Setup of try-xenon:
==> flow/design.v <==
module joinC #(parameter N = 5)(
	input [N - 1 : 0] valid_in,
	output reg  [N - 1 : 0] ready_in,
	output valid_out,
	input ready_out
);
	assign valid_out = &valid_in; 
	reg[N - 1 : 0] singleValid;
	integer i, j;
	always @(*)begin
		for(i = 0; i < N; i = i + 1)begin
			singleValid[i] = 1;
			for(j = 0; j < N; j = j + 1)
				if(i != j)
					singleValid[i] = singleValid[i] & valid_in[j];
		end
		for(i = 0; i < N; i = i + 1)begin
			ready_in[i] = singleValid[i] & ready_out;
		end
	end
endmodule
module OEHB #(parameter INPUTS = 1,
		parameter OUTPUTS = 1,
		parameter DATA_IN_SIZE = 32,
		parameter DATA_OUT_SIZE = 32)
	(
		input clk,
		input rst,
		input [INPUTS * (DATA_IN_SIZE)- 1 : 0]data_in_bus,
		input [INPUTS - 1 : 0]valid_in_bus,
		output [INPUTS - 1 : 0] ready_in_bus,
		output [OUTPUTS * (DATA_OUT_SIZE) - 1 : 0]data_out_bus,
		output reg [OUTPUTS - 1 : 0]valid_out_bus,
		input 	[OUTPUTS - 1 : 0] ready_out_bus
);
	wire reg_en;
	reg [DATA_IN_SIZE - 1 : 0] data_reg;
	always@(posedge clk, posedge rst)
		if(rst)
			valid_out_bus[0] <= 0;
		else
			valid_out_bus[0] <= valid_in_bus[0] | ~ready_in_bus[0];
	always@(posedge clk, posedge rst)
		if(rst)
			data_reg <= 0;
		else if(reg_en)
			data_reg <= data_in_bus[0 * DATA_IN_SIZE +: DATA_IN_SIZE];
	assign data_out_bus[0 * DATA_OUT_SIZE +: DATA_OUT_SIZE] = data_reg;
	assign ready_in_bus[0] = ~valid_out_bus[0] | ready_out_bus[0];
	assign reg_en = ready_in_bus[0] & valid_in_bus[0];
endmodule
module delay_buffer #(parameter SIZE = 32) (
	input clk, rst,
	input valid_in, ready_in,
	output valid_out
);
	reg [SIZE - 1 : 0] shift_reg;
	always @(posedge clk)begin
		if(ready_in | rst)
			shift_reg[0] <= valid_in;
	end
	always @(posedge clk)begin
		if(rst)
			shift_reg[SIZE - 1 : 1] <= 0;
		else if(ready_in)
			shift_reg[SIZE - 1 : 1] <= shift_reg[SIZE - 2 : 0];
	end
	assign valid_out = shift_reg[SIZE - 1];
endmodule
module mul_4_stage (
	input clk, ce,
	input[31 : 0] a,
	input [31 : 0] b,
	output [31 : 0] p
);
	reg [31 : 0] a_reg, b_reg, q0, q1, q2;
	wire [63 : 0] mul_wire;
	assign mul_wire = a_reg * b_reg;
	wire [31 : 0] mul;
	assign mul = mul_wire[31 : 0];
	always @(posedge clk)
		if(ce)begin
			a_reg <= a;
			b_reg <= b;
			q0 <= mul;
			q1 <= q0;
			q2 <= q1;
		end
	assign p = q2;
endmodule
module mul_op #(parameter INPUTS = 2,
		parameter OUTPUTS = 1,
		parameter DATA_IN_SIZE = 32,
		parameter DATA_OUT_SIZE = 32)
		(
		input clk,
		input rst,
		input [INPUTS * (DATA_IN_SIZE)- 1 : 0]data_in_bus,
		input [INPUTS - 1 : 0]valid_in_bus,
		output [INPUTS - 1 : 0] ready_in_bus,
		output [OUTPUTS * (DATA_OUT_SIZE) - 1 : 0]data_out_bus,
		output [OUTPUTS - 1 : 0]valid_out_bus,
		input 	[OUTPUTS - 1 : 0] ready_out_bus
);
	localparam LATENCY = 4;
	wire [2 * DATA_OUT_SIZE - 1 : 0] temp_result;
	wire join_valid;
	wire buff_valid, oehb_valid, oehb_ready;
	wire oehb_dataOut, oehb_datain;
	joinC #(.N(INPUTS)) add_fork(.valid_in(valid_in_bus), .ready_in(ready_in_bus), .valid_out(join_valid), .ready_out(oehb_ready));
	mul_4_stage multiply_unit (.clk(clk), .ce(oehb_ready), .a(data_in_bus[0 * DATA_IN_SIZE +: DATA_IN_SIZE]), .b(data_in_bus[1 * DATA_IN_SIZE +: DATA_IN_SIZE]), .p(data_out_bus[0 * DATA_OUT_SIZE +: DATA_OUT_SIZE]));
	delay_buffer #(.SIZE(LATENCY - 1))delay_buff(.clk(clk), .rst(rst), .valid_in(join_valid), .ready_in(oehb_ready), .valid_out(buff_valid));
	OEHB #(.INPUTS(1), .OUTPUTS(1), .DATA_IN_SIZE(1), .DATA_OUT_SIZE(1)) oehb_buffer (.clk(clk), .rst(rst),
										 .data_in_bus(1'b0), .valid_in_bus(buff_valid), .ready_in_bus(oehb_ready),
										 .data_out_bus(oehb_dataOut), .valid_out_bus(valid_out_bus[0]), .ready_out_bus(ready_out_bus[0]));
endmodule
Settings: LEC_CHECK=0, CAP_MARGIN=0, CELL_PAD_IN_SITES_GLOBAL_PLACEMENT=0, CORE_MARGIN=2, CORE_UTILIZATION=72, CTS_CLUSTER_DIAMETER=28, CTS_CLUSTER_SIZE=50, MIN_ROUTING_LAYER=met1, PLACE_DENSITY_LB_ADDON=0.0, SETUP_SLACK_MARGIN=1.94, SLEW_MARGIN=20, TNS_END_PERCENT=60; clock period 6.54 ns.
run.sh (not shown) runs the stock make flow with config.mk's settings and CLKGATE_MAP_FILE=.
try-xenon finished all stages; layout check result: FAIL, due to setup timing.
Inputs modified between try-xenon and try-yarrow:
- CELL_PAD_IN_SITES_GLOBAL_PLACEMENT removed (was 0)
- SETUP_SLACK_MARGIN removed (was 1.94)
- CTS_CLUSTER_DIAMETER removed (was 28)
- PLACE_DENSITY_LB_ADDON removed (was 0.0)
- CAP_MARGIN changed from 0 to 20
- MIN_ROUTING_LAYER removed (was met1)
- CTS_CLUSTER_SIZE removed (was 50)
- CORE_UTILIZATION changed from 72 to 10
- TNS_END_PERCENT removed (was 60)
- the clock period (ns, I/O delays scaled along) changed from 6.54 to 8.92
Results
[try-xenon] flow finished | final checks: failed | reasons: setup timing
try-yarrow completed; timing, DRC and antenna clean
When try-yarrow is measured against try-xenon, its wire length turns out about 3% lower.
try-yarrow vs. try-xenon: via count of the first global-routing pass shrank by 2547; largest fanout of any net on the critical path grew by 15; count of endpoints failing hold in the final timing report held steady.
The following lists how try-onyx was set up differently from try-yarrow:
- changing CORE_UTILIZATION from 10 to 72
- setting PLACE_DENSITY_LB_ADDON to 0.26 for the first time
- setting SETUP_SLACK_MARGIN to 0.13 for the first time
- changing the clock period (ns, I/O delays scaled along) from 8.92 to 7.14
--- outcome ---
- Changes observed in try-onyx relative to try-yarrow: smallest setup slack after layout went down by 1450 ps; buffer count excluding the clock tree in the final layout went up by 90%.
- Relative area of non-clock buffer cells in the final design (try-onyx over try-yarrow): increase, 4.1 points
- Iteration tally of the first detailed-router pass, try-onyx and try-yarrow: larger value in try-onyx
- In try-onyx the setup slack of the most critical reg-to-reg path turned out 1450 ps lower than in try-yarrow.
- Compared with try-yarrow, finished layout cell area in try-onyx decreased by a little under 10%.
- try-onyx vs try-yarrow: routed wire length down in try-onyx
- As of try-onyx, wire length of the first global-routing pass had fallen by more than 10% compared to try-yarrow.
- try-onyx vs try-yarrow: initial antenna violation count down in try-onyx
The following lists how try-cedar was set up differently from try-onyx:
- a deleted PLACE_DENSITY_LB_ADDON that had been 0.26
- a deleted SETUP_SLACK_MARGIN that had been 0.13
- a change of CAP_MARGIN from 20 to 5
- a change of the clock period (ns, I/O delays scaled along) from 7.14 to 6.23
==> comparison <==
[try-cedar] flow finished | final checks: failed | reasons: setup timing
From try-onyx to try-cedar the numbers moved as follows: number of cells on the critical path now larger, maximum number of pins on one net before global-route repair now smaller.
In the flow results for try-onyx and try-cedar, the final worst setup slack is larger on try-onyx.
Side by side, wire length reported by the detailed router turned out higher in try-cedar than in try-onyx.
Relative to try-cedar, the following input files were edited for try-harbor:
- CORE_UTILIZATION changed from 72 to 57
- CAP_MARGIN changed from 5 to 20
- the clock period (ns, I/O delays scaled along) changed from 6.23 to 7.52
Results
try-harbor: PASS, flow complete, no timing, DRC or antenna violations
Looking at worst setup path startpoint, the multiply_unit.b_reg[2] result is from try-cedar; the multiply_unit.b_reg[7] one comes from try-harbor.
try-harbor vs. try-cedar: maximum fanout count along the critical path saw an increase, clock-buffer cell count lower.
Against try-cedar, try-harbor reports a combinational cell area excluding buffers and inverters that is lower.
diff inputs: try-harbor => try-ember
- CORE_UTILIZATION changed from 57 to 40
- the clock period (ns, I/O delays scaled along) changed from 7.52 to 8.0
--- outcome ---
- try-ember ended with every stage complete and zero timing, DRC or antenna violations.
- On try-ember: fraction of the core area occupied by cells at floorplan is 18 points lower than what try-harbor gave.
- try-ember gives more die span in y than try-harbor did.
- Density: try-ember sparser than try-harbor
- Global-route track usage on met2 sits lower in try-ember than in try-harbor.
- try-harbor -> try-ember: cell count after synthesis delta 0, exact match
- Summary of try-ember over try-harbor: post-synthesis chip area from yosys comparable, later-pin clock latency in the skew report now sits higher, buffer count excluding the clock tree in the final layout -26%, sequential share of layout area flat.
